==> inputs of quartz <==
## mainModule
module mainModule(
		input clk, input reset,
		output [31:0] imem_addr, input [31:0] imem_data,
		output wb_alu_we, output [2:0] wb_alu_rd, output [31:0] wb_alu_data,
		output wb_mem_we, output [2:0] wb_mem_rd, output [7:0] wb_mem_data,
		output [3:0] flags
	);
clock: 4.58 ns
lec_check: 0
cap_margin: 20
cell_pad_in_sites_global_placement: 0
core_margin: 2
core_utilization: 72
cts_cluster_diameter: 215
hold_slack_margin: -0.09
max_routing_layer: met4
min_routing_layer: met1
place_density: 0.64
setup_slack_margin: -0.36
slew_margin: 20
run.sh (not shown) runs the stock make flow with config.mk's settings and CLKGATE_MAP_FILE=.
==> amber (differences from quartz) <==
==> flow/config.mk (replaced) <==
export PLATFORM = sky130hd
export DESIGN_NAME = mainModule
export DESIGN_NICKNAME = mainModule
export VERILOG_FILES = /design/flow/design.v
export SDC_FILE = /design/flow/constraint.sdc
export NUM_CORES = 4
export LEC_CHECK = 0
export CAP_MARGIN = 20
export CORE_MARGIN = 2
export CORE_UTILIZATION = 40
export PLACE_DENSITY = 0.6
export SLEW_MARGIN = 20
==> flow/constraint.sdc (replaced) <==
create_clock -name core_clock -period 8.25 [get_ports {clk}]
set_input_delay 1.6500 -clock core_clock [delete_from_list [all_inputs] [get_ports {clk}]]
set_output_delay 1.6500 -clock core_clock [all_outputs]
set_load 0.01 [all_outputs]
==> metrics.cfg <==
[power]
p_total_w = 0.0215
power.switching_w = 0.00891

[timing]
skew_ps = 36.4
fin_tns_setup_ps = -15650
fin_ws_ps = -1420
whs_ps = 439
setup_viol_count_final = 25

[layout]
syn_to_final_growth_pct = 18.4
ff_latch_area_um2 = 12500
n_fill_cell = 2743

[run_status]
status = complete, but fails checks
so_faults = negative setup slack

[place]
placedCellCount = 5095
routabilityCongestion = 1.03

[drt]
drt_iter0_drc = 7687

[global_routing]
grt_max_degree = 116
gr-usage-met3 = 0.214

[clock_network]
numCtsBuffers = 61

[critical_path]
cp_max_fo = 6

# the run above: quartz

==> metrics.cfg <==
[run_status]
status = complete, no violations

[timing]
fin_ws_ps = 468
setup_viol_count_final = 0
skew_ps = 28.5
whs_ps = 432

[power]
p_total_w = 0.0113

[critical_path]
cp_max_fo = 13

[place]
placedCellCount = 5220
routabilityCongestion = 0.934

[global_routing]
grt_max_degree = 202
gr-usage-met3 = 0.0596

[layout]
syn_to_final_growth_pct = 10.1

[drt]
drt_iter0_drc = 3888

[clock_network]
numCtsBuffers = 71

# the run above: amber


========
==> inputs of v15 <==
Starting RTL as in the previous note.
clock: 10.0 ns
lec_check: 0
cap_margin: 15
core_margin: 3
core_utilization: 30
cts_cluster_diameter: 310
gpl_timing_driven: 0
slew_margin: 20
==> v33: changes against v15 <==
- CAP_MARGIN: 15 -> 20
- CELL_PAD_IN_SITES_GLOBAL_PLACEMENT: not set -> 0
- CORE_MARGIN: 3 -> 2
- CORE_UTILIZATION: 30 -> 65
- CTS_CLUSTER_DIAMETER: 310 -> 245
- GPL_TIMING_DRIVEN: 0 -> not set
- MIN_ROUTING_LAYER: not set -> met1
- TNS_END_PERCENT: not set -> 15
==> flow/constraint.sdc (replaced) <==
create_clock -name core_clock -period 3.34 [get_ports {clk}]
set_input_delay 0.6680 -clock core_clock [delete_from_list [all_inputs] [get_ports {clk}]]
set_output_delay 0.6680 -clock core_clock [all_outputs]
set_load 0.01 [all_outputs]
==> results <==
Area after synthesis is the same in v15 and v33. In v33 the worst setup slack is lower than in v15, by 4.0 ns. In first-iteration DRC count, v33 and v15 hardly differ. Between v33 and v15, the lower fmax is in v15 (gap about 43%, measured against v15). In v33 the clock skew is lower than in v15, by 0.0096 ns. In v15 the core utilization is lower than in v33, by 45 points. v33 completed and failed the layout checks on setup timing. v15 completed with no timing, DRC or antenna violations.

========
==> inputs of zinc <==
Starting RTL as in the previous note.
clock: 5.17 ns
lec_check: 0
cap_margin: 20
core_margin: 2
core_utilization: 72
cts_cluster_size: 31
max_routing_layer: met4
setup_slack_margin: 0.67
slew_margin: 20
==> inputs of yarrow, as changes to zinc <==
--- a/flow/config.mk
+++ b/flow/config.mk
@@ -8,7 +8,5 @@
 export CAP_MARGIN = 20
 export CORE_MARGIN = 2
-export CORE_UTILIZATION = 72
-export CTS_CLUSTER_SIZE = 31
-export MAX_ROUTING_LAYER = met4
-export SETUP_SLACK_MARGIN = 0.67
+export CORE_UTILIZATION = 47
+export PLACE_DENSITY = 0.6
 export SLEW_MARGIN = 20
==> flow/constraint.sdc (replaced) <==
create_clock -name core_clock -period 8.25 [get_ports {clk}]
set_input_delay 1.6500 -clock core_clock [delete_from_list [all_inputs] [get_ports {clk}]]
set_output_delay 1.6500 -clock core_clock [all_outputs]
set_load 0.01 [all_outputs]
==> impl_metrics.toml <==
# yosys + openroad results
[final_timing]
worst_slew_pin_slew_ns = 1.211

[drt]
wl_met2_um = 58900

[status]
run_status = "finished clean"

[critical_path]
critical-path-top-cell-by-count = "or4_1"

[finish]
fill_cells = 6911

[pwr]
clk-power_mw = 3.21
the above is filed under yarrow

==> impl_metrics.toml <==
# yosys + openroad results
[final_timing]
setup-violations-final = 18
worst_slew_pin_slew_ns = 1.232
layout_setup_ws_ns = -1.024

[critical_path]
critical-path-top-cell-by-count = "buf_4"

[status]
run_status = "finished with violations"
checkFailReasons = "setup timing"
the above is filed under zinc

